File: flow/config.mk
export PLATFORM = sky130hd
export DESIGN_NAME = Cfu
export DESIGN_NICKNAME = Cfu
export VERILOG_FILES = /design/flow/design.v
export SDC_FILE = /design/flow/constraint.sdc
export NUM_CORES = 4
export LEC_CHECK = 0
export ABC_AREA = 0
export CAP_MARGIN = 20
export CORE_MARGIN = 2
export CORE_UTILIZATION = 72
export CTS_CLUSTER_SIZE = 76
export PLACE_DENSITY = 0.64
export SETUP_SLACK_MARGIN = -0.76
export SLEW_MARGIN = 20
File: flow/design.v
module PE (
	in_a,
	in_b,
	out_c
);
input	[15:0] in_a;  
input	[15:0] in_b;  
output	[9:0] out_c;
wire    [7:0] psum_l0[3:0];  
wire    [8:0] psum_l1[1:0];
assign psum_l0[0] = in_a[ 3: 0] * in_b[ 3: 0];   
assign psum_l0[1] = in_a[ 7: 4] * in_b[ 7: 4];
assign psum_l0[2] = in_a[11: 8] * in_b[11: 8];
assign psum_l0[3] = in_a[15:12] * in_b[15:12];
assign psum_l1[0] = psum_l0[0] + psum_l0[1];     
assign psum_l1[1] = psum_l0[2] + psum_l0[3];
assign out_c = psum_l1[0] + psum_l1[1];          
endmodule
module Bitblade (
	mode,
	in_a,
	in_b,
    out_c
);
input	mode;
input   [63:0] in_a;
input   [63:0] in_b;
output  [17:0] out_c;
wire    [15:0] pe_in_a[3:0];
wire    [15:0] pe_in_b[3:0];
wire    [ 9:0] pe_out_c[3:0];
wire	[31:0] aw, ax, ay, az;
wire	[31:0] bw, bx, by, bz;
assign aw = {in_a[60+4-1:60], in_a[52+4-1:52], in_a[44+4-1:44], in_a[36+4-1:36]};
assign ax = {in_a[56+4-1:56], in_a[48+4-1:48], in_a[40+4-1:40], in_a[32+4-1:32]};
assign ay = {in_a[28+4-1:28], in_a[20+4-1:20], in_a[12+4-1:12], in_a[ 4+4-1: 4]};
assign az = {in_a[24+4-1:24], in_a[16+4-1:16], in_a[ 8+4-1: 8], in_a[ 0+4-1: 0]};
assign bw = {in_b[60+4-1:60], in_b[52+4-1:52], in_b[44+4-1:44], in_b[36+4-1:36]};
assign bx = {in_b[56+4-1:56], in_b[48+4-1:48], in_b[40+4-1:40], in_b[32+4-1:32]};
assign by = {in_b[28+4-1:28], in_b[20+4-1:20], in_b[12+4-1:12], in_b[ 4+4-1: 4]};
assign bz = {in_b[24+4-1:24], in_b[16+4-1:16], in_b[ 8+4-1: 8], in_b[ 0+4-1: 0]};
assign pe_in_a[0] = (mode) ? aw : ay;
assign pe_in_a[1] = (mode) ? ax : az;
assign pe_in_a[2] = ay;
assign pe_in_a[3] = az;
assign pe_in_b[0] = (mode) ? bw : by;
assign pe_in_b[1] = (mode) ? bx : by;
assign pe_in_b[2] = (mode) ? by : bz;
assign pe_in_b[3] = bz;
PE pe0( .in_a(pe_in_a[0]), .in_b(pe_in_b[0]), .out_c(pe_out_c[0]));
PE pe1( .in_a(pe_in_a[1]), .in_b(pe_in_b[1]), .out_c(pe_out_c[1]));
PE pe2( .in_a(pe_in_a[2]), .in_b(pe_in_b[2]), .out_c(pe_out_c[2]));
PE pe3( .in_a(pe_in_a[3]), .in_b(pe_in_b[3]), .out_c(pe_out_c[3]));
assign out_c = (pe_out_c[0] << (mode ? 0 : 8)) + (pe_out_c[1] << (mode ? 0 : 4)) + (pe_out_c[2] << (mode ? 0 : 4)) + (pe_out_c[3] << (mode ? 0 : 0));
endmodule
module Cfu (
  input               cmd_valid,
  output              cmd_ready,
  input      [9:0]    cmd_payload_function_id,
  input      [31:0]   cmd_payload_inputs_0,
  input      [31:0]   cmd_payload_inputs_1,
  output reg          rsp_valid,
  input               rsp_ready,
  output reg [31:0]   rsp_payload_outputs_0,
  input               reset,
  input               clk
);
wire  [2:0] opcode;
wire  is_setting_mode, is_resetting_acc, is_accumlating, is_loading_upper;
reg         mode;  
reg   [31:0] upper_bitblade_in_a;
reg   [31:0] upper_bitblade_in_b;
wire  [63:0] bitblade_in_a;
wire  [63:0] bitblade_in_b;
wire  [31:0] bitblade_out_c;
assign opcode = cmd_payload_function_id[2:0];
assign is_setting_mode =  (cmd_valid) && (opcode == 0);
assign is_resetting_acc = (cmd_valid) && (opcode == 1);
assign is_loading_upper = (cmd_valid) && (opcode == 2);
assign is_accumlating =   (cmd_valid) && (opcode == 3);
always @(posedge clk) begin
  if (reset)
    mode <= 0;  
  else if (is_setting_mode)
    mode <= cmd_payload_function_id[3];
end
assign cmd_ready = ~rsp_valid;
always @(posedge clk) begin
  if (reset)          rsp_valid <= 1'b0;
  else if (rsp_valid) rsp_valid <= ~rsp_ready;   
  else if (cmd_valid) rsp_valid <= 1'b1;         
end
always @(posedge clk) begin
  if (reset)
    rsp_payload_outputs_0 <= 32'b0;
  else if (is_resetting_acc)
    rsp_payload_outputs_0 <= 32'b0;
  else if (is_accumlating)
    rsp_payload_outputs_0 <= rsp_payload_outputs_0 + bitblade_out_c;
end
always @(posedge clk) begin
  if (reset)                  upper_bitblade_in_a <= 0;
  else if (is_loading_upper)  upper_bitblade_in_a <= cmd_payload_inputs_0;
end
always @(posedge clk) begin
  if (reset)                  upper_bitblade_in_b <= 0;
  else if (is_loading_upper)  upper_bitblade_in_b <= cmd_payload_inputs_1;
end
assign bitblade_in_a = {upper_bitblade_in_a, cmd_payload_inputs_0};
assign bitblade_in_b = {upper_bitblade_in_b, cmd_payload_inputs_1};
Bitblade bitblade(
  .mode(mode),
  .in_a(bitblade_in_a),
  .in_b(bitblade_in_b),
  .out_c(bitblade_out_c)
);
endmodule
File: flow/run.sh
#!/bin/bash
# the make line also repeats each setting of config.mk as NAME=value (left out here)
make -C /OpenROAD-flow-scripts/flow DESIGN_CONFIG=/design/flow/config.mk WORK_HOME=/design/flow/orfs CLKGATE_MAP_FILE= finish
File: flow/constraint.sdc
create_clock -name core_clock -period 8.17 [get_ports {clk}]
set_input_delay 1.6340 -clock core_clock [delete_from_list [all_inputs] [get_ports {clk}]]
set_output_delay 1.6340 -clock core_clock [all_outputs]
set_load 0.01 [all_outputs]
==> flow_summary.json, run 1 <==
{
  "xor_share_pct": 2.29,
  "ys_area_mm2": 0.0160,
  "synth_cells": 1809,
  "io_pins": 112,
  "yosys.stat.seqShare_pct": 12.2,
  "synth_area_per_cell_um2": 8.86,
  "hpwlAfterDp_um": 47400,
  "design.core.area_mm2": 0.0218,
  "top_area_cell": "fa_1",
  "chipWidth_um": 153,
  "async_flop_share_pct": 0,
  "rows": 54,
  "ys_seq_elements": 98,
  "dpl.cell_count": 2439,
  "status": "did not finish",
  "common_cells": "inv_1, nand2_1, fa_1, ha_1, a21oi_1",
  "syn_nets": 2316,
  "synthTopLogicFamily": "adder cells",
  "preCtsSetupSlack_ns": -4.85,
  "syn-cell-area_mm2": 0.0160,
  "error": "[ERROR DPL-0033] detailed placement checks failed during check placement.",
  "yosys_cells": 1809,
  "yosysWarnings": 4,
  "top_area_share_pct": 27.8,
  "synthTopCellsByArea": "fa_1, ha_1, dfxtp_1, inv_1, a32o_1",
  "stop_stage": "clock tree synthesis",
  "ys.flop_type": "dfxtp_1",
  "gp_congestion": 1.03,
  "edf_count": 0,
  "synth.distinct_cells": 63,
  "mux_share_pct": 1.49,
  "simple_gate_area_share_pct": 14.8,
  "die_area_mm2": 0.0235,
  "portBuffers": 105,
  "die_h_um": 153,
  "most_common_cell": "inv_1",
  "ys_sh_aoi_pct": 16.4,
  "ys_sh_adder_pct": 43.9,
  "fp_util_pct": 73.5
}
-- through the flow --
step,instance area [µm²],utilization (%)
2_1_floorplan,16500,-
3_3_place_gp,19900,91.3
3_5_place_dp,19900,91.3
==> run 2: changes to the inputs <==
- ABC_AREA: 0 -> unset
- CORE_UTILIZATION: 72 -> 71
- CTS_CLUSTER_SIZE: 76 -> unset
- PLACE_DENSITY: 0.64 -> unset
- PLACE_DENSITY_LB_ADDON: unset -> 0.24
- SETUP_SLACK_MARGIN: -0.76 -> unset
- TNS_END_PERCENT: unset -> 5
- clock period: 8.17 -> 11.2 ns (I/O delays scaled with it)
==> run 2 against run 1 <==
Compared with the run above:
- now fails the layout checks on setup timing
- synthesized area stayed put
- synthesized cell count stayed put
- die area is 1.4% higher
==> flow_summary.json, run 2 <==
{
  "clock_sinks": 98,
  "clkSlewWorstSetupHoldPaths_ns": 0.10,
  "grt_remaining_overflow": 0,
  "simple_gate_area_share_pct": 14.8,
  "crit_arrival_ns": 14.17,
  "yosys_cells": 1809,
  "syn-cell-area_mm2": 0.0160,
  "r2r_cells": 44,
  "r2r_setup_slack_ns": -1.56,
  "ys_sh_adder_pct": 43.9,
  "common_cells": "inv_1, nand2_1, fa_1, ha_1, a21oi_1",
  "drc": 0,
  "whs_endpoint": "rsp_payload_outputs_0[3]$_SDFFE_PP0P_",
  "comb_area_mm2": 0.0138,
  "io_pins": 112,
  "top_layer_used": "met5",
  "postCtsHoldBufs": 0,
  "num-nets-final": 2666,
  "rows": 54,
  "max_slew_margin_pct": 28.2,
  "setup_viol": 28,
  "setup_tns_ns": -63.19,
  "mux_share_pct": 1.49,
  "area_delta_synth_final_pct": 29.7,
  "antenna_left": 0,
  "synth.distinct_cells": 63,
  "skew_ns": 0.0200,
  "most_common_cell": "inv_1",
  "holdWs_ns": 0.502,
  "cts-root-buf": "clkbuf_16",
  "xor_share_pct": 2.29,
  "ys.flop_type": "dfxtp_1",
  "gp_congestion": 1.00,
  "slew_viol_final": 0,
  "grt_pass1_vias": 18600,
  "holdCritPathClass": "flip-flop to flip-flop",
  "clock_latency_ns": 0.40,
  "worst-path-stages": 41,
  "wl_um": 76100,
  "edf_count": 0,
  "first_pass_iters": 14,
  "via_per_inst": 7.73,
  "synthTopLogicFamily": "adder cells",
  "rsz0062_at_grt": "true",
  "status": "finished with violations",
  "start_kind": "primary input",
  "max_freq_mhz": 71.8,
  "slowest_stage": "fa_1",
  "hpwlAfterDp_um": 42800,
  "drv_cap": 0,
  "grt_pass1_wl_um": 103000,
  "top_area_share_pct": 27.8,
  "n_fill_cell": 658,
  "ys_area_mm2": 0.0160,
  "rr_endpoint": "rsp_payload_outputs_0[22]$_SDFFE_PP0P_",
  "r2r-start": "mode$_SDFFE_PP0P_",
  "die_h_um": 154,
  "htree_levels": 3,
  "ys_seq_elements": 98,
  "ys_sh_aoi_pct": 16.4,
  "critPathRequiredTime_ns": 11.44,
  "grt_usage_pct": 57.0,
  "cp_num_buf_inv": 8,
  "cp_common_cell": "fa_1",
  "portBuffers": 105,
  "yosysWarnings": 4,
  "chipWidth_um": 154,
  "design.core.area_mm2": 0.0220,
  "ff_latch_area_mm2": 0.00197,
  "vias": 18900,
  "clock_path_buffers": 2,
  "yosys.stat.seqShare_pct": 12.2,
  "wl_per_cell_um": 31.1,
  "hp-start": "rsp_payload_outputs_0[3]$_SDFFE_PP0P_",
  "synth_area_per_cell_um2": 8.86,
  "crit_family": "adder cells",
  "tightest_slew_ns": 1.08,
  "syn_nets": 2316,
  "violations": "setup timing",
  "synth_cells": 1809,
  "hold_violations": 0,
  "end_kind": "flip-flop",
  "fp_util_pct": 72.8,
  "drt_iter0_drc": 4038,
  "final.period_utilization_pct": 124,
  "die_area_mm2": 0.0238,
  "grt_start_max_net_pins": 70,
  "finalCriticalPeriod_ns": 13.92,
  "numCtsBuffers": 9,
  "setup.worst_path.end": "rsp_payload_outputs_0[14]$_SDFFE_PP0P_",
  "wl_met1_um": 22000,
  "crit_type": "primary input to flip-flop",
  "cts_tree": "done",
  "met3WireLength_um": 12900,
  "warning_count": 42,
  "cp_max_fo": 4,
  "synthTopCellsByArea": "fa_1, ha_1, dfxtp_1, inv_1, a32o_1",
  "critPathMaxStageDelay_ns": 0.61,
  "fin_ws_ns": -2.72,
  "async_flop_share_pct": 0,
  "antenna_found_initial": 5,
  "min_path_cells": 2,
  "cp-startpoint": "cmd_payload_inputs_0[17]",
  "wl_met2_um": 30400,
  "top_area_cell": "fa_1"
}
-- run 2: metrics by stage --
stage	setup slack (ns)	std cells	instance area [µm²]	utilization, %
6_report	-2.72	2445	20800	94.4
5_1_grt	-2.78	2443	20800	94.4
4_1_cts	-1.25	2440	20600	93.4
3_5_place_dp	-2.46	2390	19500	88.3
3_3_place_gp	-2.15	2390	19500	88.3
2_1_floorplan	-1.12	1809	16400	-
-- run 2: area by class of cell --
type	count	area share [%]
Sequential cell	98	9.45
Clock buffer	9	1.08
Inverter	305	5.52
Clock inverter	6	0.355
Timing Repair Buffer	412	15.7
Antenna cell	2	0.0241
Multi-Input combinational cell	1333	66.2
Tap cell	280	1.68
-- run 2: repair_timing --
| item | 4_1_cts | 5_1_grt |
|---|---|---|
| resized | 345 | 55 |
| buffers inserted | 36 | 3 |
| endpoints found under the setup margin | 28 | 29 |
| gates cloned | 1 | 0 |
| pin swaps | 138 | 34 |
-- run 2: routing by layer --
layer  up-vias  GRT usage, %
met4         6          48.9
met3      1207          25.8
met5         -             0
met2      2484          86.5
met1      8419          60.5
li1       6772             -
==> run 3: changes to the inputs <==
- CORE_UTILIZATION: 71 -> 72
- CTS_CLUSTER_DIAMETER: unset -> 398
- CTS_CLUSTER_SIZE: unset -> 100
- PLACE_DENSITY: unset -> 0.38
- PLACE_DENSITY_LB_ADDON: 0.24 -> unset
- TNS_END_PERCENT: 5 -> unset
- clock period: 11.2 -> 10.5 ns (I/O delays scaled with it)
==> run 3 against run 2 <==
Compared with the run above:
- synthesized area is the same
- the run now fails in global routing
- synthesized cell count is the same
- die area shrank 1.4%
==> flow_summary.json, run 3 <==
{
  "common_cells": "inv_1, nand2_1, fa_1, ha_1, a21oi_1",
  "synthTopLogicFamily": "adder cells",
  "mux_share_pct": 1.49,
  "top_area_share_pct": 27.8,
  "grt_remaining_overflow": 3511,
  "rows": 54,
  "syn_nets": 2316,
  "ys.flop_type": "dfxtp_1",
  "ys_sh_aoi_pct": 16.4,
  "most_common_cell": "inv_1",
  "htree_levels": 3,
  "hpwlAfterDp_um": 45800,
  "io_pins": 112,
  "chipWidth_um": 153,
  "numCtsBuffers": 9,
  "yosys.stat.seqShare_pct": 12.2,
  "postCtsHoldBufs": 0,
  "portBuffers": 105,
  "synth_cells": 1809,
  "yosysWarnings": 4,
  "simple_gate_area_share_pct": 14.8,
  "clock_sinks": 98,
  "clock_path_buffers": 2,
  "async_flop_share_pct": 0,
  "edf_count": 0,
  "stop_stage": "global routing",
  "die_area_mm2": 0.0235,
  "error": "[ERROR GRT-0232] Routing congestion too high. Check the congestion heatmap in the GUI.",
  "xor_share_pct": 2.29,
  "ys_area_mm2": 0.0160,
  "fp_util_pct": 73.5,
  "cts-root-buf": "clkbuf_16",
  "status": "did not finish",
  "die_h_um": 153,
  "yosys_cells": 1809,
  "synth_area_per_cell_um2": 8.86,
  "synth.distinct_cells": 63,
  "syn-cell-area_mm2": 0.0160,
  "ys_sh_adder_pct": 43.9,
  "gp_congestion": 0.983,
  "top_area_cell": "fa_1",
  "synthTopCellsByArea": "fa_1, ha_1, dfxtp_1, inv_1, a32o_1",
  "design.core.area_mm2": 0.0218,
  "ys_seq_elements": 98,
  "grt_usage_pct": 113
}
run 3: routing by layer:
layer  overflow  GRT usage (%)
met1         26           94.5
met4        642            123
met2       2812            158
met3         27           84.1
met5          4           49.7
run 3: what timing repair did:
action	4_1_cts
setup endpoints to repair	29
buffers inserted	32
cloned	1
gates resized	241
pin swaps	97
run 3: through the flow:
stage	hold WS [ns]	setup WS (ns)	instance area, µm²	utilization, %	cells
CTS	0.486	-2.24	20800	95.1	2453
global placement	0.466	-2.65	19700	90.1	2405
floorplan	0.474	-1.67	16500	-	1809
detailed placement	0.474	-2.92	19700	90.1	2405
==> run 4: changes to the inputs <==
- ABC_AREA: unset -> 1
- CORE_UTILIZATION: 72 -> 57
- CTS_CLUSTER_DIAMETER: 398 -> unset
- CTS_CLUSTER_SIZE: 100 -> unset
- HOLD_SLACK_MARGIN: unset -> -0.09
- MAX_ROUTING_LAYER: unset -> met4
- PLACE_DENSITY: 0.38 -> unset
- SETUP_SLACK_MARGIN: unset -> -0.27
- TNS_END_PERCENT: unset -> 5
- clock period: 10.5 -> 9.3 ns (I/O delays scaled with it)
==> run 4 against run 3 <==
Compared with the run above:
- the layout now fails its checks (setup timing)
- die area grew 30%
- synthesized area grew 3.7%
- synthesized cell count grew 28%
==> flow_summary.json, run 4 <==
{
  "via_per_inst": 5.19,
  "top_area_cell": "fa_1",
  "skew_ns": 0.0122,
  "wl_per_cell_um": 16.9,
  "cts_tree": "done",
  "vias": 16100,
  "gp_congestion": 0.964,
  "cp_common_cell": "fa_1",
  "max_freq_mhz": 87.7,
  "finalCriticalPeriod_ns": 11.40,
  "ys_sh_adder_pct": 42.3,
  "warning_count": 42,
  "mux_share_pct": 0.722,
  "grt_pass1_wl_um": 84900,
  "grt_usage_pct": 36.8,
  "numCtsBuffers": 9,
  "setup_tns_ns": -53.40,
  "most_common_cell": "nand2_1",
  "yosysWarnings": 4,
  "status": "finished with violations",
  "critPathMaxStageDelay_ns": 0.56,
  "antenna_found_initial": 0,
  "hold_violations": 0,
  "n_fill_cell": 2211,
  "crit_family": "adder cells",
  "area_delta_synth_final_pct": 31.9,
  "synth.distinct_cells": 42,
  "ys_sh_aoi_pct": 6.07,
  "async_flop_share_pct": 0,
  "finalCoreUtilization_pct": 76.4,
  "yosys.stat.seqShare_pct": 11.8,
  "simple_gate_area_share_pct": 23.6,
  "fin_ws_ns": -2.10,
  "r2r-start": "mode$_SDFFE_PP0P_",
  "common_cells": "nand2_1, inv_1, fa_1, ha_1, nor2_1",
  "top_area_share_pct": 26.8,
  "xor_share_pct": 1.84,
  "clock_path_buffers": 2,
  "synthTopLogicFamily": "adder cells",
  "drc": 0,
  "tightest_slew_ns": 0.879,
  "design.core.area_mm2": 0.0287,
  "ys_area_mm2": 0.0166,
  "max_slew_margin_pct": 41.3,
  "drt_iter0_drc": 1129,
  "violations": "setup timing",
  "drv_cap": 0,
  "synth_area_per_cell_um2": 7.20,
  "min_path_cells": 2,
  "htree_levels": 3,
  "r2r_cells": 48,
  "holdCritPathClass": "flip-flop to flip-flop",
  "die_area_mm2": 0.0306,
  "rsz0062_at_grt": "true",
  "edf_count": 0,
  "r2r_setup_slack_ns": -1.45,
  "hp-start": "upper_bitblade_in_a[0]$_SDFFE_PP0P_",
  "slowest_stage": "fa_1",
  "comb_area_mm2": 0.0136,
  "crit_type": "primary input to flip-flop",
  "num-nets-final": 3217,
  "crit_arrival_ns": 11.73,
  "chipWidth_um": 175,
  "die_h_um": 175,
  "num_antenna_cells": 0,
  "clkSlewWorstSetupHoldPaths_ns": 0.09,
  "synth_cells": 2309,
  "rows": 62,
  "first_pass_iters": 6,
  "ys_seq_elements": 98,
  "antenna_left": 0,
  "hpwlAfterDp_um": 43000,
  "final.period_utilization_pct": 123,
  "critPathRequiredTime_ns": 9.63,
  "fp_util_pct": 58.0,
  "rr_endpoint": "rsp_payload_outputs_0[21]$_SDFFE_PP0P_",
  "whs_endpoint": "upper_bitblade_in_a[0]$_SDFFE_PP0P_",
  "synthTopCellsByArea": "fa_1, nand2_1, ha_1, inv_1, dfxtp_1",
  "ff_latch_area_mm2": 0.00197,
  "cp-startpoint": "cmd_payload_inputs_1[21]",
  "setup_viol": 30,
  "yosys_cells": 2309,
  "ys.flop_type": "dfxtp_1",
  "start_kind": "primary input",
  "grt_pass1_vias": 16800,
  "worst-path-stages": 47,
  "end_kind": "flip-flop",
  "cts-root-buf": "clkbuf_16",
  "grt_remaining_overflow": 0,
  "portBuffers": 105,
  "clock_sinks": 98,
  "wl_um": 52400,
  "cp_max_fo": 5,
  "cp_num_buf_inv": 8,
  "setup.worst_path.end": "rsp_payload_outputs_0[21]$_SDFFE_PP0P_",
  "io_pins": 112,
  "syn-cell-area_mm2": 0.0166,
  "slew_viol_final": 0,
  "syn_nets": 2816,
  "grt_start_max_net_pins": 68,
  "clock_latency_ns": 0.40
}
[run 4: metrics by stage]
step | hold slack, ns | worst slack (ns) | area [µm²] | std cells
2_1_floorplan | 0.440 | -1.58 | 16800 | 2309
3_3_place_gp | 0.448 | -3.01 | 20500 | 3057
3_5_place_dp | 0.454 | -3.23 | 20500 | 3057
4_1_cts | 0.465 | -2.01 | 21800 | 3099
5_1_grt | 0.481 | -2.47 | 21900 | 3099
6_report | 0.466 | -2.10 | 21900 | 3099
[run 4: area by class of cell]
type | count | area share [%]
multi-input combinational | 1618 | 61.9
timing repair buffer | 438 | 16.2
clock buffer | 9 | 1.03
tap | 384 | 2.19
inverter | 545 | 9.32
clock inverter | 7 | 0.376
sequential | 98 | 8.96
[run 4: layer usage]
layer	vias up	share of wire (%)	wire [µm]	global-route usage (%)
met4	0	4.4	2300	15.0
met5	-	0	0	-
met3	137	6.6	3470	6.94
met2	559	47	24700	59.3
met1	7689	42	21900	45.6
li1	7698	-	-	-
[run 4: what timing repair did]
action,CTS,global route
setup endpoints to repair,30,30
hold buffers,0,0
setup buffers,28,0
gates resized,348,39
pin swaps,154,27
==> run 5: changes to the inputs <==
- ABC_AREA: 1 -> unset
- HOLD_SLACK_MARGIN: -0.09 -> unset
- MAX_ROUTING_LAYER: met4 -> unset
- SETUP_SLACK_MARGIN: -0.27 -> unset
- TNS_END_PERCENT: 5 -> unset
- clock period: 9.3 -> 9.07 ns (I/O delays scaled with it)
==> run 5 against run 4 <==
Compared with the run above:
- still fails the layout checks on setup timing
- register-to-register slack worse by 0.88 ns
- first-iteration DRC count up 19%
==> flow_summary.json, run 5 <==
{
  "critPathMaxStageDelay_ns": 0.58,
  "yosys.stat.seqShare_pct": 12.2,
  "antenna_left": 0,
  "slew_viol_final": 0,
  "syn_nets": 2316,
  "placed_cell_area_mm2": 0.0202,
  "rows": 61,
  "postCtsHoldBufs": 0,
  "syn-cell-area_mm2": 0.0160,
  "grt_start_max_net_pins": 70,
  "simple_gate_area_share_pct": 14.8,
  "cp_common_cell": "fa_1",
  "hp-start": "rsp_payload_outputs_0[15]$_SDFFE_PP0P_",
  "design.core.area_mm2": 0.0277,
  "die_h_um": 172,
  "rr_endpoint": "rsp_payload_outputs_0[26]$_SDFFE_PP0P_",
  "drv_cap": 0,
  "most_common_cell": "inv_1",
  "top_area_share_pct": 27.8,
  "crit_type": "primary input to flip-flop",
  "grt_usage_pct": 38.3,
  "htree_levels": 3,
  "skew_ns": 0.0110,
  "cts_tree": "done",
  "clkSlewWorstSetupHoldPaths_ns": 0.08,
  "cp_max_fo": 5,
  "clock_latency_ns": 0.38,
  "cp-startpoint": "cmd_payload_inputs_1[22]",
  "min_path_cells": 2,
  "synth.distinct_cells": 63,
  "synthTopCellsByArea": "fa_1, ha_1, dfxtp_1, inv_1, a32o_1",
  "clock_path_buffers": 2,
  "r2r_cells": 40,
  "ys_seq_elements": 98,
  "final.period_utilization_pct": 134,
  "numCtsBuffers": 9,
  "grt_pass1_vias": 15300,
  "ys_area_mm2": 0.0160,
  "slowest_stage": "fa_2",
  "start_kind": "primary input",
  "holdCritPathClass": "flip-flop to flip-flop",
  "antenna_found_initial": 1,
  "yosys_cells": 1809,
  "mux_share_pct": 1.49,
  "top_area_cell": "fa_1",
  "io_pins": 112,
  "grt_pass1_wl_um": 84600,
  "tightest_slew_ns": 0.986,
  "ys.flop_type": "dfxtp_1",
  "edf_count": 0,
  "grt_remaining_overflow": 0,
  "die_area_mm2": 0.0295,
  "async_flop_share_pct": 0,
  "num-nets-final": 2727,
  "max_slew_margin_pct": 34.1,
  "holdWs_ns": 0.495,
  "fp_util_pct": 57.9,
  "area_delta_synth_final_pct": 35.4,
  "finalCriticalPeriod_ns": 12.15,
  "xor_share_pct": 2.29,
  "whs_endpoint": "rsp_payload_outputs_0[15]$_SDFFE_PP0P_",
  "cts-root-buf": "clkbuf_16",
  "ys_sh_aoi_pct": 16.4,
  "stdcell_area_mm2": 0.0217,
  "r2r-start": "mode$_SDFFE_PP0P_",
  "clock_sinks": 98,
  "gp_congestion": 0.964,
  "setup_viol": 29,
  "synth_area_per_cell_um2": 8.86,
  "drt_iter0_drc": 1345,
  "warning_count": 42,
  "critPathRequiredTime_ns": 9.37,
  "wl_um": 55900,
  "violations": "setup timing",
  "first_pass_iters": 8,
  "hpwlAfterDp_um": 44300,
  "vias": 15100,
  "hold_violations": 0,
  "wl_per_cell_um": 21.5,
  "crit_arrival_ns": 12.46,
  "status": "finished with violations",
  "max_freq_mhz": 82.3,
  "synth_cells": 1809,
  "chipWidth_um": 172,
  "end_kind": "flip-flop",
  "worst-path-stages": 41,
  "drc": 0,
  "r2r_setup_slack_ns": -2.33,
  "crit_family": "adder cells",
  "preCtsSetupSlack_ns": -4.00,
  "cp_num_buf_inv": 5,
  "setup.worst_path.end": "rsp_payload_outputs_0[26]$_SDFFE_PP0P_",
  "yosysWarnings": 4,
  "fin_ws_ns": -3.08,
  "synthTopLogicFamily": "adder cells",
  "portBuffers": 105,
  "ys_sh_adder_pct": 43.9,
  "via_per_inst": 5.82,
  "rsz0062_at_grt": "true",
  "common_cells": "inv_1, nand2_1, fa_1, ha_1, a21oi_1"
}
## run 5: per-stage QoR
step | cells | utilization [%] | setup TNS, ns
2_1_floorplan | 1809 | - | -61.95
3_3_place_gp | 2554 | 72.9 | -97.37
3_5_place_dp | 2554 | 72.9 | -100.03
4_1_cts | 2596 | 77.0 | -72.17
5_1_grt | 2603 | 78.3 | -80.11
6_report | 2604 | 78.3 | -72.99
## run 5: final cells by class
type	count	area (µm²)
Sequential cell	98	1970
Inverter	305	1140
Clock buffer	10	239
Antenna cell	1	2.50
Tap cell	378	473
Multi-Input combinational cell	1333	14000
Clock inverter	6	105
Timing Repair Buffer	473	3770
Fill cell	1931	6000
## run 5: timing repair
action,CTS,global route
gates resized,314,123
hold endpoints to repair,0,0
pin swaps,106,62
endpoints found under the setup margin,30,30
buffers inserted,28,13
cloned,1,0
## run 5: per-layer routing
layer  vias up  GRT usage [%]  routed length (µm)
li1       6895              -                   -
met1      7390           50.5               22500
met2       712           61.7               25900
met3       151           6.33                4490
met4         0           17.5                2980
met5         -              0                   0
==> run 6: changes to the inputs <==
- CORE_UTILIZATION: 57 -> 68
- CTS_CLUSTER_DIAMETER: unset -> 158
- CTS_CLUSTER_SIZE: unset -> 99
- clock period: 9.07 -> 15.3 ns (I/O delays scaled with it)
==> run 6 against run 5 <==
Compared with the run above:
- the run now finishes clean
- critical endpoint is now rsp_payload_outputs_0[22]$_SDFFE_PP0P_
- synthesized area did not move
- setup slack improved by 3.6 ns
- final cell count fell by 15%
- non-clock buffer count fell by 319
- die area fell by 16%
- utilization fell by 1.7 points
- critical path type unchanged
- design area fell by 18%
- sequential cell count did not move
==> flow_summary.json, run 6 <==
{
  "top_layer_used": "met4",
  "antenna_left": 0,
  "rr_endpoint": "rsp_payload_outputs_0[22]$_SDFFE_PP0P_",
  "max_slew_margin_pct": 43.5,
  "ys.flop_type": "dfxtp_1",
  "design.core.area_mm2": 0.0233,
  "cts-root-buf": "clkbuf_16",
  "syn-cell-area_mm2": 0.0160,
  "max_freq_mhz": 67.9,
  "r2r_cells": 41,
  "xor_share_pct": 2.29,
  "first_pass_iters": 5,
  "num-nets-final": 2407,
  "common_cells": "inv_1, nand2_1, fa_1, ha_1, a21oi_1",
  "yosysWarnings": 4,
  "drv_cap": 0,
  "ys_sh_adder_pct": 43.9,
  "numCtsBuffers": 9,
  "chipWidth_um": 158,
  "skew_ns": 0.0131,
  "grt_start_max_net_pins": 90,
  "async_flop_share_pct": 0,
  "critPathMaxStageDelay_ns": 0.72,
  "critPathRequiredTime_ns": 15.59,
  "ys_area_mm2": 0.0160,
  "htree_levels": 3,
  "edf_count": 0,
  "simple_gate_area_share_pct": 14.8,
  "worst-path-stages": 41,
  "yosys_cells": 1809,
  "finalCriticalPeriod_ns": 14.74,
  "most_common_cell": "inv_1",
  "antenna_found_initial": 0,
  "placed_cell_area_mm2": 0.0176,
  "cp_max_fo": 12,
  "stdcell_area_mm2": 0.0179,
  "via_per_inst": 6.14,
  "drc": 0,
  "wl_um": 46800,
  "io_pins": 112,
  "clock_latency_ns": 0.36,
  "grt_remaining_overflow": 0,
  "rsz0062_at_grt": "false",
  "ys_seq_elements": 98,
  "synth_cells": 1809,
  "crit_arrival_ns": 15.03,
  "hp-start": "rsp_payload_outputs_0[6]$_SDFFE_PP0P_",
  "clock_path_buffers": 2,
  "setup_tns_ns": 0,
  "slowest_stage": "clkdlybuf4s50_1",
  "area_delta_synth_final_pct": 11.6,
  "warning_count": 39,
  "setup_viol": 0,
  "holdCritPathClass": "flip-flop to flip-flop",
  "slew_viol_final": 0,
  "synth.distinct_cells": 63,
  "finalCoreUtilization_pct": 76.7,
  "wl_per_cell_um": 21.1,
  "cp_common_cell": "fa_1",
  "cts_tree": "done",
  "die_h_um": 158,
  "clkSlewWorstSetupHoldPaths_ns": 0.08,
  "end_kind": "flip-flop",
  "drt_iter0_drc": 1285,
  "cp_num_buf_inv": 5,
  "yosys.stat.seqShare_pct": 12.2,
  "rows": 56,
  "vias": 13700,
  "crit_family": "adder cells",
  "met3WireLength_um": 3900,
  "ys_sh_aoi_pct": 16.4,
  "setup.worst_path.end": "rsp_payload_outputs_0[22]$_SDFFE_PP0P_",
  "n_fill_cell": 1763,
  "syn_nets": 2316,
  "grt_usage_pct": 39.3,
  "mux_share_pct": 1.49,
  "synth_area_per_cell_um2": 8.86,
  "crit_type": "primary input to flip-flop",
  "r2r_setup_slack_ns": 2.48,
  "top_area_cell": "fa_1",
  "wl_met1_um": 18500,
  "wl_met2_um": 21400,
  "whs_endpoint": "rsp_payload_outputs_0[6]$_SDFFE_PP0P_",
  "top_area_share_pct": 27.8,
  "cp-startpoint": "cmd_payload_inputs_0[16]",
  "min_path_cells": 2,
  "clock_sinks": 98,
  "grt_pass1_vias": 13600,
  "grt_pass1_wl_um": 73900,
  "gp_congestion": 0.990,
  "synthTopCellsByArea": "fa_1, ha_1, dfxtp_1, inv_1, a32o_1",
  "num_antenna_cells": 0,
  "postCtsSetupRepairBufs": 0,
  "die_area_mm2": 0.0248,
  "final.period_utilization_pct": 96.3,
  "r2r-start": "mode$_SDFFE_PP0P_",
  "hpwlAfterDp_um": 38500,
  "tightest_slew_ns": 0.848,
  "start_kind": "primary input",
  "synthTopLogicFamily": "adder cells",
  "fp_util_pct": 68.7,
  "status": "no timing/DRC/antenna violations",
  "hold_violations": 0,
  "portBuffers": 105
}
## run 6: layout make-up
type	instances	area, µm²	area share [%]
Clock buffer	9	225	1.26
Clock inverter	7	81.3	0.455
Inverter	305	1140	6.40
Multi-Input combinational cell	1332	12600	70.7
Sequential cell	98	1970	11.0
Tap cell	319	399	2.23
Timing Repair Buffer	154	1430	7.97
## run 6: stage by stage
step,setup WS (ns),hold slack (ns),cells
after floorplan,1.67,0.474,1809
after global placement,0.358,0.469,2208
after detailed placement,0.173,0.477,2208
after CTS,0.509,0.490,2224
after global routing,0.00319,0.508,2224
final,0.564,0.484,2224
## run 6: routing by layer
metal  GRT usage, %  up-vias
met1           50.5     6651
li1               -     6250
met4           21.5        0
met5              0        -
met2           62.6      613
met3           7.63      137
## run 6: repair_timing
action / 4_1_cts / 5_1_grt
hold buffers: 0 / 0
gates resized: 0 / 2
setup endpoints to repair: 0 / 4
==> run 7: changes to the inputs <==
- CORE_UTILIZATION: 68 -> 72
- CTS_CLUSTER_DIAMETER: 158 -> unset
- CTS_CLUSTER_SIZE: 99 -> unset
- HOLD_SLACK_MARGIN: unset -> -0.09
- PLACE_DENSITY_LB_ADDON: unset -> 0.24
- TNS_END_PERCENT: unset -> 5
- clock period: 15.3 -> 13.2 ns (I/O delays scaled with it)
==> run 7 against run 6 <==
Compared with the run above:
- the run now fails in global routing
- die area down 5.4%
- synthesized cell count unchanged
- synthesized area unchanged
==> flow_summary.json, run 7 <==
{
  "status": "did not finish",
  "stop_stage": "global routing",
  "error": "[ERROR GRT-0232] Routing congestion too high. Check the congestion heatmap in the GUI.",
  "grt_remaining_overflow": 157,
  "synth_cells": 1809,
  "mux_share_pct": 1.49,
  "clock_sinks": 98,
  "hpwlAfterDp_um": 39900,
  "grt_usage_pct": 79.3,
  "die_area_mm2": 0.0235,
  "top_area_cell": "fa_1",
  "dpl.cell_count": 2342,
  "die_h_um": 153,
  "portBuffers": 105,
  "syn_nets": 2316,
  "synth_area_per_cell_um2": 8.86,
  "ys_sh_aoi_pct": 16.4,
  "xor_share_pct": 2.29,
  "fp_util_pct": 73.5,
  "syn-cell-area_mm2": 0.0160,
  "ys_seq_elements": 98,
  "ys_sh_adder_pct": 43.9,
  "gp_congestion": 0.969,
  "rows": 54,
  "most_common_cell": "inv_1",
  "htree_levels": 3,
  "yosys_cells": 1809,
  "synthTopLogicFamily": "adder cells",
  "synth.distinct_cells": 63,
  "yosysWarnings": 4,
  "ys.flop_type": "dfxtp_1",
  "simple_gate_area_share_pct": 14.8,
  "ys_area_mm2": 0.0160,
  "placed_cell_area_mm2": 0.0188,
  "numCtsBuffers": 9,
  "chipWidth_um": 153,
  "preCtsSetupSlack_ns": -1.43,
  "common_cells": "inv_1, nand2_1, fa_1, ha_1, a21oi_1",
  "design.core.area_mm2": 0.0218,
  "yosys.stat.seqShare_pct": 12.2,
  "io_pins": 112,
  "edf_count": 0,
  "synthTopCellsByArea": "fa_1, ha_1, dfxtp_1, inv_1, a32o_1",
  "async_flop_share_pct": 0,
  "top_area_share_pct": 27.8,
  "cts-root-buf": "clkbuf_16",
  "clock_path_buffers": 2
}
## run 7: per-layer routing
layer,track usage [%],overflow
met5,9.94,0
met4,86.0,52
met3,62.4,2
met2,96.8,102
met1,78.5,1
## run 7: stage by stage
step,util [%],hold WS [ns]
2_1_floorplan,-,0.474
3_3_place_gp,86.3,0.462
3_5_place_dp,86.3,0.469
4_1_cts,90.8,0.482
## run 7: timing repair
item / in CTS
hold buffers: 0
endpoints found under the setup margin: 22
gates cloned: 1
pin swaps: 93
setup buffers: 30
resized: 212
==> run 8: changes to the inputs <==
- CTS_CLUSTER_DIAMETER: unset -> 158
- CTS_CLUSTER_SIZE: unset -> 99
- HOLD_SLACK_MARGIN: -0.09 -> unset
- PLACE_DENSITY_LB_ADDON: 0.24 -> unset
- TNS_END_PERCENT: 5 -> 15
- clock period: 13.2 -> 9.27 ns (I/O delays scaled with it)
==> run 8 against run 7 <==
Compared with the run above:
- synthesized cell count unchanged
- die area unchanged
- synthesized area unchanged
- the run again fails in global routing
==> flow_summary.json, run 8 <==
{
  "status": "did not finish",
  "stop_stage": "global routing",
  "error": "[ERROR GRT-0116] Global routing finished with congestion. Check the congestion regions in the DRC Viewer.",
  "synthTopLogicFamily": "adder cells",
  "common_cells": "inv_1, nand2_1, fa_1, ha_1, a21oi_1",
  "yosys.stat.seqShare_pct": 12.2,
  "gp_congestion": 1.06,
  "ys.flop_type": "dfxtp_1",
  "grt_remaining_overflow": 221,
  "edf_count": 0,
  "rows": 54,
  "placed_cell_area_mm2": 0.0199,
  "ys_seq_elements": 98,
  "yosys_cells": 1809,
  "fp_util_pct": 73.5,
  "chipWidth_um": 153,
  "xor_share_pct": 2.29,
  "dpl.cell_count": 2448,
  "synth_area_per_cell_um2": 8.86,
  "htree_levels": 3,
  "ys_sh_adder_pct": 43.9,
  "yosysWarnings": 4,
  "numCtsBuffers": 9,
  "top_area_cell": "fa_1",
  "syn_nets": 2316,
  "die_h_um": 153,
  "clock_path_buffers": 2,
  "cts-root-buf": "clkbuf_16",
  "hpwlAfterDp_um": 47200,
  "postCtsHoldBufs": 0,
  "ys_area_mm2": 0.0160,
  "grt_usage_pct": 81.9,
  "ys_sh_aoi_pct": 16.4,
  "preCtsSetupSlack_ns": -4.15,
  "design.core.area_mm2": 0.0218,
  "mux_share_pct": 1.49,
  "most_common_cell": "inv_1",
  "async_flop_share_pct": 0,
  "syn-cell-area_mm2": 0.0160,
  "synth_cells": 1809,
  "io_pins": 112,
  "clock_sinks": 98,
  "top_area_share_pct": 27.8,
  "synth.distinct_cells": 63,
  "simple_gate_area_share_pct": 14.8,
  "die_area_mm2": 0.0235,
  "synthTopCellsByArea": "fa_1, ha_1, dfxtp_1, inv_1, a32o_1",
  "portBuffers": 105
}
[run 8: timing repair]
item	in CTS
buffers inserted	32
resized	293
pin swaps	116
endpoints found under the hold margin	0
setup endpoints to repair	30
[run 8: metal layers]
layer  global-route usage [%]  overflow
met5                     23.8         1
met4                     85.0        74
met3                     66.7         3
met2                     98.5       142
met1                     81.4         1
[run 8: through the flow]
| stage | util, % | hold WS, ns |
|---|---|---|
| 2_1_floorplan | - | 0.474 |
| 3_3_place_gp | 91.2 | 0.463 |
| 3_5_place_dp | 91.2 | 0.469 |
| 4_1_cts | 96.7 | 0.479 |
==> run 9: changes to the inputs <==
- ABC_AREA: unset -> 1
- CELL_PAD_IN_SITES_GLOBAL_PLACEMENT: unset -> 3
- CORE_ASPECT_RATIO: unset -> 0.5
- CORE_UTILIZATION: 72 -> 40
- CTS_CLUSTER_DIAMETER: 158 -> 182
- GPL_ROUTABILITY_DRIVEN: unset -> 0
- HOLD_SLACK_MARGIN: unset -> 0.25
- MAX_ROUTING_LAYER: unset -> met4
- PLACE_DENSITY_LB_ADDON: unset -> 0.3
- SETUP_SLACK_MARGIN: unset -> -1.25
- TNS_END_PERCENT: 15 -> 35
- clock period: 9.27 -> 13.5 ns (I/O delays scaled with it)
==> run 9 against run 8 <==
Compared with the run above:
- the run now finishes clean
- synthesized cell count is 28% higher
- synthesized area is 3.7% higher
- die area is 85% higher
==> flow_summary.json, run 9 <==
{
  "mux_share_pct": 0.722,
  "grt_start_max_net_pins": 131,
  "yosys_cells": 2309,
  "common_cells": "nand2_1, inv_1, fa_1, ha_1, nor2_1",
  "rr_endpoint": "rsp_payload_outputs_0[20]$_SDFFE_PP0P_",
  "synth_cells": 2309,
  "antenna_left": 0,
  "slowest_stage": "clkdlybuf4s50_1",
  "crit_type": "primary input to flip-flop",
  "min_path_cells": 2,
  "wl_um": 49700,
  "design.core.area_mm2": 0.0407,
  "synth_area_per_cell_um2": 7.20,
  "most_common_cell": "nand2_1",
  "hp-start": "upper_bitblade_in_b[14]$_SDFFE_PP0P_",
  "vias": 14400,
  "hpwlAfterDp_um": 42400,
  "clock_path_buffers": 2,
  "synthTopLogicFamily": "adder cells",
  "grt_remaining_overflow": 0,
  "start_kind": "primary input",
  "die_h_um": 148,
  "drv_cap": 0,
  "n_fill_cell": 4218,
  "cts_resized": 0,
  "syn_nets": 2816,
  "portBuffers": 105,
  "edf_count": 0,
  "holdCritPathClass": "flip-flop to flip-flop",
  "critPathRequiredTime_ns": 13.81,
  "setup.worst_path.end": "rsp_payload_outputs_0[20]$_SDFFE_PP0P_",
  "tightest_slew_ns": 1.01,
  "final.period_utilization_pct": 98.2,
  "ys_sh_adder_pct": 42.3,
  "clock_latency_ns": 0.40,
  "cp_common_cell": "nand2_1",
  "ys_sh_aoi_pct": 6.07,
  "r2r_cells": 43,
  "ys_seq_elements": 98,
  "comb_area_mm2": 0.0124,
  "async_flop_share_pct": 0,
  "end_kind": "flip-flop",
  "r2r_setup_slack_ns": 1.91,
  "chipWidth_um": 292,
  "setup_viol": 0,
  "cts_tree": "done",
  "syn-cell-area_mm2": 0.0166,
  "critPathMaxStageDelay_ns": 0.60,
  "clkSlewWorstSetupHoldPaths_ns": 0.08,
  "hold_violations": 0,
  "worst-path-stages": 43,
  "ff_latch_area_mm2": 0.00197,
  "cp_num_buf_inv": 5,
  "postCtsSetupRepairBufs": 0,
  "die_area_mm2": 0.0433,
  "drc": 0,
  "fp_util_pct": 40.8,
  "synth.distinct_cells": 42,
  "whs_endpoint": "upper_bitblade_in_b[14]$_SDFFE_PP0P_",
  "grt_pass1_wl_um": 80600,
  "yosysWarnings": 4,
  "htree_levels": 3,
  "io_pins": 112,
  "simple_gate_area_share_pct": 23.6,
  "r2r-start": "mode$_SDFFE_PP0P_",
  "grt_usage_pct": 25.1,
  "drt_iter0_drc": 678,
  "rows": 52,
  "finalCriticalPeriod_ns": 13.26,
  "dpl.cell_count": 3091,
  "postCtsHoldBufs": 0,
  "instances_no_fill": 3108,
  "clock_sinks": 98,
  "max_slew_margin_pct": 32.9,
  "xor_share_pct": 1.84,
  "yosys.stat.seqShare_pct": 11.8,
  "antenna_found_initial": 0,
  "grt_pass1_vias": 14700,
  "max_freq_mhz": 75.4,
  "cp_max_fo": 6,
  "warning_count": 40,
  "first_pass_iters": 5,
  "slew_viol_final": 0,
  "crit_family": "adder cells",
  "wl_per_cell_um": 16.0,
  "status": "no timing/DRC/antenna violations",
  "ys.flop_type": "dfxtp_1",
  "cts-root-buf": "clkbuf_16",
  "top_area_share_pct": 26.8,
  "num-nets-final": 3069,
  "via_per_inst": 4.64,
  "top_area_cell": "fa_1",
  "crit_arrival_ns": 13.58,
  "skew_ns": 0.0199,
  "cp-startpoint": "cmd_payload_inputs_1[8]",
  "synthTopCellsByArea": "fa_1, nand2_1, ha_1, inv_1, dfxtp_1",
  "ys_area_mm2": 0.0166,
  "area_delta_synth_final_pct": 19.6,
  "numCtsBuffers": 9
}
[run 9: cell type report]
type	instances	share of cell area [%]
multi-input cells	1618	62.4
repair buffers	290	12.3
inverters	545	10.3
flip-flops and latches	98	9.88
well taps	540	3.40
clock buffers	9	1.13
clock inverters	7	0.629
diodes	1	0.0126
[run 9: per-stage QoR]
step	util [%]	instance area (µm²)	worst slack (ns)	hold slack [ns]	setup TNS [ns]
2_1_floorplan	-	16600	1.39	0.440	0
3_3_place_gp	48.0	19500	-0.160	0.448	-1.35
3_5_place_dp	48.0	19500	-0.221	0.453	-1.80
4_1_cts	48.8	19900	0.162	0.464	0
5_1_grt	48.8	19900	-0.447	0.477	-5.89
6_report	48.8	19900	0.237	0.462	0
[run 9: routing by layer]
metal / part of all wire, % / track usage [%]
met3: 3.1 / 3.93
met1: 50 / 34.2
met2: 46 / 40.4
met5: 0 / -
met4: 1.1 / 3.62
==> run 10: changes to the inputs <==
- ABC_AREA: 1 -> unset
- CELL_PAD_IN_SITES_GLOBAL_PLACEMENT: 3 -> unset
- CORE_ASPECT_RATIO: 0.5 -> unset
- CORE_UTILIZATION: 40 -> 72
- CTS_CLUSTER_DIAMETER: 182 -> 27
- CTS_CLUSTER_SIZE: 99 -> 45
- GPL_ROUTABILITY_DRIVEN: 0 -> 1
- HOLD_SLACK_MARGIN: 0.25 -> unset
- MAX_ROUTING_LAYER: met4 -> met5
- MIN_ROUTING_LAYER: unset -> met1
- PLACE_DENSITY_LB_ADDON: 0.3 -> 0.25
- SETUP_SLACK_MARGIN: -1.25 -> -0.16
- SLEW_MARGIN: 20 -> 40
- TNS_END_PERCENT: 35 -> unset
- clock period: 13.5 -> 12.7 ns (I/O delays scaled with it)
==> run 10 against run 9 <==
Compared with the run above:
- synthesized cell count decreased by 22%
- die area shrank 46%
- synthesized area decreased by 3.6%
- the flow now stops in global routing
==> flow_summary.json, run 10 <==
{
  "status": "did not finish",
  "stop_stage": "global routing",
  "error": "[ERROR GRT-0232] Routing congestion too high. Check the congestion heatmap in the GUI.",
  "rows": 54,
  "yosysWarnings": 4,
  "top_area_cell": "fa_1",
  "numCtsBuffers": 9,
  "die_h_um": 153,
  "synth_area_per_cell_um2": 8.86,
  "xor_share_pct": 2.29,
  "io_pins": 112,
  "syn_nets": 2316,
  "ys_sh_aoi_pct": 16.4,
  "synth.distinct_cells": 63,
  "ys_area_mm2": 0.0160,
  "clock_sinks": 98,
  "ys.flop_type": "dfxtp_1",
  "common_cells": "inv_1, nand2_1, fa_1, ha_1, a21oi_1",
  "synth_cells": 1809,
  "top_area_share_pct": 27.8,
  "die_area_mm2": 0.0235,
  "portBuffers": 105,
  "chipWidth_um": 153,
  "edf_count": 0,
  "design.core.area_mm2": 0.0218,
  "ys_sh_adder_pct": 43.9,
  "postCtsHoldBufs": 0,
  "mux_share_pct": 1.49,
  "hpwlAfterDp_um": 40200,
  "yosys.stat.seqShare_pct": 12.2,
  "synthTopLogicFamily": "adder cells",
  "syn-cell-area_mm2": 0.0160,
  "htree_levels": 3,
  "most_common_cell": "inv_1",
  "clock_path_buffers": 2,
  "gp_congestion": 0.985,
  "fp_util_pct": 73.5,
  "simple_gate_area_share_pct": 14.8,
  "grt_remaining_overflow": 594,
  "placed_cell_area_mm2": 0.0190,
  "synthTopCellsByArea": "fa_1, ha_1, dfxtp_1, inv_1, a32o_1",
  "cts-root-buf": "clkbuf_16",
  "ys_seq_elements": 98,
  "yosys_cells": 1809,
  "async_flop_share_pct": 0,
  "grt_usage_pct": 88.8
}
==> run 10: stage by stage <==
step / util [%] / setup TNS (ns) / instances / worst slack [ns]
4_1_cts: 92.9 / -3.85 / 2426 / -0.353
3_3_place_gp: 87.0 / -21.52 / 2355 / -1.22
3_5_place_dp: 87.2 / -25.61 / 2357 / -1.43
2_1_floorplan: - / -0.386 / 1809 / -0.157
==> run 10: per-layer routing <==
| layer | overflow | global-route usage, % |
|---|---|---|
| met5 | 0 | 27.3 |
| met1 | 1 | 84.1 |
| met3 | 8 | 75.9 |
| met2 | 377 | 106 |
| met4 | 208 | 97.4 |
==> run 10: timing repair <==
action	CTS
endpoints found under the hold margin	0
pin swaps	136
endpoints found under the setup margin	22
buffers inserted	59
gates resized	281
==> run 11: changes to the inputs <==
- ABC_AREA: unset -> 1
- CTS_CLUSTER_DIAMETER: 27 -> unset
- CTS_CLUSTER_SIZE: 45 -> 74
- GPL_ROUTABILITY_DRIVEN: 1 -> unset
- MAX_ROUTING_LAYER: met5 -> unset
- MIN_ROUTING_LAYER: met1 -> unset
- PLACE_DENSITY: unset -> 0.64
- PLACE_DENSITY_LB_ADDON: 0.25 -> unset
- SETUP_SLACK_MARGIN: -0.16 -> unset
- SLEW_MARGIN: 40 -> 20
- clock period: 12.7 -> 7.58 ns (I/O delays scaled with it)
==> run 11 against run 10 <==
Compared with the run above:
- the run again fails in global routing
- die area rose by 3.6%
- synthesized cell count rose by 28%
- synthesized area rose by 3.7%
==> flow_summary.json, run 11 <==
{
  "yosys.stat.seqShare_pct": 11.8,
  "grt_usage_pct": 79.8,
  "die_h_um": 156,
  "synth_cells": 2309,
  "edf_count": 0,
  "chipWidth_um": 156,
  "numCtsBuffers": 9,
  "status": "did not finish",
  "clock_path_buffers": 2,
  "xor_share_pct": 1.84,
  "top_area_cell": "fa_1",
  "htree_levels": 3,
  "synthTopLogicFamily": "adder cells",
  "yosysWarnings": 4,
  "synth_area_per_cell_um2": 7.20,
  "io_pins": 112,
  "syn-cell-area_mm2": 0.0166,
  "top_area_share_pct": 26.8,
  "cts-root-buf": "clkbuf_16",
  "ys.flop_type": "dfxtp_1",
  "synthTopCellsByArea": "fa_1, nand2_1, ha_1, inv_1, dfxtp_1",
  "async_flop_share_pct": 0,
  "placed_cell_area_mm2": 0.0203,
  "ys_sh_aoi_pct": 6.07,
  "ys_sh_adder_pct": 42.3,
  "error": "[ERROR GRT-0116] Global routing finished with congestion. Check the congestion regions in the DRC Viewer.",
  "portBuffers": 105,
  "grt_remaining_overflow": 164,
  "design.core.area_mm2": 0.0226,
  "fp_util_pct": 73.5,
  "ys_area_mm2": 0.0166,
  "stop_stage": "global routing",
  "die_area_mm2": 0.0243,
  "preCtsSetupSlack_ns": -4.66,
  "ys_seq_elements": 98,
  "gp_congestion": 0.968,
  "simple_gate_area_share_pct": 23.6,
  "synth.distinct_cells": 42,
  "syn_nets": 2816,
  "mux_share_pct": 0.722,
  "rows": 55,
  "common_cells": "nand2_1, inv_1, fa_1, ha_1, nor2_1",
  "hpwlAfterDp_um": 47200,
  "yosys_cells": 2309,
  "clock_sinks": 98,
  "most_common_cell": "nand2_1"
}
[run 11: routing by layer]
| metal | GRT usage, % | GRT overflow |
|---|---|---|
| met1 | 77.5 | 2 |
| met2 | 96.9 | 76 |
| met3 | 61.9 | 3 |
| met4 | 88.0 | 83 |
| met5 | 32.1 | 0 |
[run 11: through the flow]
step / instances / setup TNS, ns
4_1_cts: 2969 / -96.88
3_5_place_dp: 2929 / -129.86
3_3_place_gp: 2929 / -117.85
2_1_floorplan: 2309 / -79.96
[run 11: timing repair]
action / in CTS
endpoints found under the setup margin: 31
hold endpoints to repair: 0
gates resized: 404
pin swaps: 190
setup buffers: 27
hold buffers: 0
==> run 12: changes to the inputs <==
- ABC_AREA: 1 -> unset
- CORE_UTILIZATION: 72 -> 71
- CTS_CLUSTER_SIZE: 74 -> 10
- HOLD_SLACK_MARGIN: unset -> -0.09
- PLACE_DENSITY: 0.64 -> unset
- PLACE_DENSITY_LB_ADDON: unset -> 0.24
- TNS_END_PERCENT: unset -> 5
- clock period: 7.58 -> 13.5 ns (I/O delays scaled with it)
==> run 12 against run 11 <==
Compared with the run above:
- now fails the layout checks on setup timing
- synthesized area decreased by 3.6%
- die area decreased by 2.2%
- synthesized cell count decreased by 22%
==> flow_summary.json, run 12 <==
{
  "grt_remaining_overflow": 0,
  "top_area_share_pct": 27.8,
  "syn-cell-area_mm2": 0.0160,
  "final.period_utilization_pct": 104,
  "hpwlAfterDp_um": 40500,
  "cts_tree": "done",
  "holdCritPathClass": "flip-flop to flip-flop",
  "status": "finished with violations",
  "stdcell_area_mm2": 0.0200,
  "max_freq_mhz": 71.5,
  "io_pins": 112,
  "cp-startpoint": "cmd_payload_inputs_1[1]",
  "comb_area_mm2": 0.0134,
  "htree_levels": 3,
  "finalCriticalPeriod_ns": 13.98,
  "die_area_mm2": 0.0238,
  "fp_util_pct": 72.8,
  "drt_iter0_drc": 2747,
  "rr_endpoint": "rsp_payload_outputs_0[21]$_SDFFE_PP0P_",
  "top_area_cell": "fa_1",
  "tightest_slew_ns": 0.955,
  "finalCoreUtilization_pct": 90.8,
  "cp_common_cell": "fa_1",
  "r2r-start": "mode$_SDFFE_PP0P_",
  "first_pass_iters": 11,
  "synth_cells": 1809,
  "whs_endpoint": "rsp_payload_outputs_0[3]$_SDFFE_PP0P_",
  "numCtsBuffers": 9,
  "ys_seq_elements": 98,
  "setup.worst_path.end": "rsp_payload_outputs_0[21]$_SDFFE_PP0P_",
  "async_flop_share_pct": 0,
  "crit_arrival_ns": 14.30,
  "wl_um": 64000,
  "area_delta_synth_final_pct": 24.7,
  "synth_area_per_cell_um2": 8.86,
  "start_kind": "primary input",
  "slowest_stage": "fa_1",
  "mux_share_pct": 1.49,
  "synthTopCellsByArea": "fa_1, ha_1, dfxtp_1, inv_1, a32o_1",
  "drc": 0,
  "clock_latency_ns": 0.39,
  "min_path_cells": 2,
  "synthTopLogicFamily": "adder cells",
  "num-nets-final": 2604,
  "r2r_cells": 46,
  "syn_nets": 2316,
  "chipWidth_um": 154,
  "cp_max_fo": 6,
  "placed_cell_area_mm2": 0.0188,
  "skew_ns": 0.0164,
  "setup_viol": 20,
  "wl_per_cell_um": 26.9,
  "worst-path-stages": 44,
  "antenna_found_initial": 3,
  "die_h_um": 154,
  "portBuffers": 105,
  "hp-start": "rsp_payload_outputs_0[3]$_SDFFE_PP0P_",
  "ff_latch_area_mm2": 0.00197,
  "ys_sh_aoi_pct": 16.4,
  "postCtsHoldBufs": 0,
  "hold_violations": 0,
  "setup_tns_ns": -4.99,
  "r2r_setup_slack_ns": 0.70,
  "yosysWarnings": 4,
  "grt_pass1_vias": 17200,
  "crit_family": "adder cells",
  "yosys.stat.seqShare_pct": 12.2,
  "max_slew_margin_pct": 36.3,
  "clkSlewWorstSetupHoldPaths_ns": 0.09,
  "violations": "setup timing",
  "cts-root-buf": "clkbuf_16",
  "xor_share_pct": 2.29,
  "simple_gate_area_share_pct": 14.8,
  "ys.flop_type": "dfxtp_1",
  "rsz0062_at_grt": "true",
  "ys_area_mm2": 0.0160,
  "drv_cap": 0,
  "synth.distinct_cells": 63,
  "clock_path_buffers": 2,
  "grt_usage_pct": 48.8,
  "antenna_left": 0,
  "via_per_inst": 7.04,
  "slew_viol_final": 0,
  "crit_type": "primary input to flip-flop",
  "most_common_cell": "inv_1",
  "ys_sh_adder_pct": 43.9,
  "n_fill_cell": 891,
  "vias": 16800,
  "edf_count": 0,
  "yosys_cells": 1809,
  "grt_pass1_wl_um": 89900,
  "design.core.area_mm2": 0.0220,
  "rows": 54,
  "common_cells": "inv_1, nand2_1, fa_1, ha_1, a21oi_1",
  "clock_sinks": 98,
  "fin_ws_ns": -0.485,
  "gp_congestion": 0.952,
  "critPathMaxStageDelay_ns": 0.76,
  "cp_num_buf_inv": 8,
  "critPathRequiredTime_ns": 13.82,
  "warning_count": 38,
  "grt_start_max_net_pins": 98,
  "end_kind": "flip-flop",
  "holdWs_ns": 0.498
}
-- run 12: per-stage QoR --
stage	std cells	setup slack, ns
2_1_floorplan	1809	0.232
3_3_place_gp	2335	-0.900
3_5_place_dp	2335	-1.20
4_1_cts	2375	0.00187
5_1_grt	2383	-0.694
6_report	2383	-0.485
-- run 12: final cells by class --
| cell class | instances | area share [%] |
|---|---|---|
| multi-input cells | 1333 | 67.1 |
| flip-flops and latches | 98 | 9.83 |
| inverters | 305 | 5.72 |
| clock inverters | 7 | 0.294 |
| clock buffers | 9 | 1.13 |
| diodes | 1 | 0.0125 |
| repair buffers | 350 | 14.2 |
| well taps | 280 | 1.75 |
-- run 12: what timing repair did --
| item | in CTS | in global routing |
|---|---|---|
| buffers inserted | 23 | 7 |
| resized | 185 | 115 |
| gates cloned | 1 | 0 |
| hold endpoints to repair | 0 | 0 |
| pin swaps | 100 | 57 |
| endpoints found under the setup margin | 22 | 22 |
-- run 12: layer usage --
layer | up-vias | track usage [%] | part of all wire (%) | wire, µm
met2 | 1680 | 81.5 | 44 | 28100
met1 | 7707 | 51.8 | 30 | 19300
met3 | 733 | 13.8 | 13 | 8520
met4 | 0 | 39.9 | 13 | 8060
li1 | 6660 | - | - | -
met5 | - | 0 | 0 | 0
==> run 13: changes to the inputs <==
- ABC_AREA: unset -> 1
- CORE_ASPECT_RATIO: unset -> 1.77
- CORE_UTILIZATION: 71 -> 40
- CTS_CLUSTER_DIAMETER: unset -> 54
- CTS_CLUSTER_SIZE: 10 -> 15
- GPL_ROUTABILITY_DRIVEN: unset -> 0
- HOLD_SLACK_MARGIN: -0.09 -> unset
- MAX_ROUTING_LAYER: unset -> met4
- PLACE_DENSITY_LB_ADDON: 0.24 -> 0.06
- SETUP_SLACK_MARGIN: unset -> -1.25
==> run 13 against run 12 <==
Compared with the run above:
- still fails the layout checks on setup timing
- routed wire length down 18%
- die area up 82%
- setup slack better by 0.48 ns
- highest routed layer unchanged
- critical endpoint is now rsp_payload_outputs_0[20]$_SDFFE_PP0P_
==> flow_summary.json, run 13 <==
{
  "holdCritPathClass": "flip-flop to flip-flop",
  "fp_util_pct": 40.4,
  "skew_ns": 0.0119,
  "via_per_inst": 4.73,
  "mux_share_pct": 0.722,
  "hold_violations": 0,
  "die_h_um": 275,
  "synthTopCellsByArea": "fa_1, nand2_1, ha_1, inv_1, dfxtp_1",
  "top_area_share_pct": 26.8,
  "clock_path_buffers": 2,
  "preCtsSetupSlack_ns": -0.434,
  "syn_nets": 2816,
  "antenna_left": 0,
  "drc": 0,
  "io_pins": 112,
  "first_pass_iters": 5,
  "portBuffers": 105,
  "postCtsHoldBufs": 0,
  "cp_num_buf_inv": 6,
  "cts_resized": 0,
  "yosys.stat.seqShare_pct": 11.8,
  "slew_viol_final": 0,
  "violations": "setup timing",
  "synth_area_per_cell_um2": 7.20,
  "clock_latency_ns": 0.39,
  "syn-cell-area_mm2": 0.0166,
  "vias": 14900,
  "grt_start_max_net_pins": 131,
  "cts-root-buf": "clkbuf_16",
  "antenna_found_initial": 3,
  "chipWidth_um": 157,
  "fin_ws_ns": -0.00360,
  "hp-start": "upper_bitblade_in_a[24]$_SDFFE_PP0P_",
  "critPathMaxStageDelay_ns": 0.59,
  "setup.worst_path.end": "rsp_payload_outputs_0[20]$_SDFFE_PP0P_",
  "simple_gate_area_share_pct": 23.6,
  "edf_count": 0,
  "top_area_cell": "fa_1",
  "numCtsBuffers": 9,
  "ys_area_mm2": 0.0166,
  "start_kind": "primary input",
  "r2r_setup_slack_ns": 1.88,
  "grt_pass1_wl_um": 83200,
  "crit_type": "primary input to flip-flop",
  "yosysWarnings": 4,
  "max_slew_margin_pct": 39.3,
  "cts_tree": "done",
  "wl_per_cell_um": 16.6,
  "postCtsSetupRepairBufs": 0,
  "design.core.area_mm2": 0.0411,
  "synthTopLogicFamily": "adder cells",
  "final.period_utilization_pct": 100,
  "max_freq_mhz": 74.1,
  "drt_iter0_drc": 450,
  "whs_endpoint": "upper_bitblade_in_a[24]$_SDFFE_PP0P_",
  "num-nets-final": 3085,
  "slowest_stage": "fa_1",
  "r2r_cells": 43,
  "cp-startpoint": "cmd_payload_inputs_1[7]",
  "common_cells": "nand2_1, inv_1, fa_1, ha_1, nor2_1",
  "clkSlewWorstSetupHoldPaths_ns": 0.08,
  "grt_pass1_vias": 15800,
  "status": "finished with violations",
  "ys_sh_adder_pct": 42.3,
  "setup_viol": 1,
  "yosys_cells": 2309,
  "tightest_slew_ns": 0.910,
  "min_path_cells": 2,
  "clock_sinks": 98,
  "cp_max_fo": 6,
  "hpwlAfterDp_um": 45400,
  "die_area_mm2": 0.0433,
  "async_flop_share_pct": 0,
  "grt_usage_pct": 26.3,
  "holdWs_ns": 0.463,
  "xor_share_pct": 1.84,
  "wl_um": 52300,
  "end_kind": "flip-flop",
  "crit_arrival_ns": 13.81,
  "most_common_cell": "nand2_1",
  "htree_levels": 3,
  "ys.flop_type": "dfxtp_1",
  "grt_remaining_overflow": 0,
  "rr_endpoint": "rsp_payload_outputs_0[20]$_SDFFE_PP0P_",
  "area_delta_synth_final_pct": 20.1,
  "rows": 99,
  "drv_cap": 0,
  "cp_common_cell": "nand2_1",
  "warning_count": 39,
  "crit_family": "adder cells",
  "synth_cells": 2309,
  "r2r-start": "mode$_SDFFE_PP0P_",
  "synth.distinct_cells": 42,
  "ys_seq_elements": 98,
  "finalCriticalPeriod_ns": 13.50,
  "ys_sh_aoi_pct": 6.07,
  "worst-path-stages": 45,
  "critPathRequiredTime_ns": 13.80
}
run 13: cell type report:
cell class | instances | area, µm²
clock inverters | 3 | 22.5
diodes | 3 | 7.51
well taps | 555 | 694
inverters | 545 | 2050
repair buffers | 306 | 2570
clock buffers | 13 | 270
fillers | 4272 | 21100
multi-input cells | 1618 | 12400
flip-flops and latches | 98 | 1970
run 13: metal layers:
layer | vias up | routed length (µm) | GRT usage, %
met5 | - | 0 | -
met2 | 256 | 29300 | 49.6
li1 | 7457 | - | -
met1 | 7035 | 18100 | 25.6
met3 | 122 | 1690 | 3.71
met4 | 0 | 3270 | 14.2
run 13: metrics by stage:
stage | TNS [ns] | utilization, % | cell area, µm² | instances
floorplan | 0 | - | 16600 | 2309
global placement | -6.30 | 47.9 | 19700 | 3122
detailed placement | -6.64 | 47.9 | 19700 | 3122
CTS | -0.518 | 48.6 | 20000 | 3138
global route | -13.23 | 48.6 | 20000 | 3141
finish | -0.00360 | 48.6 | 20000 | 3141
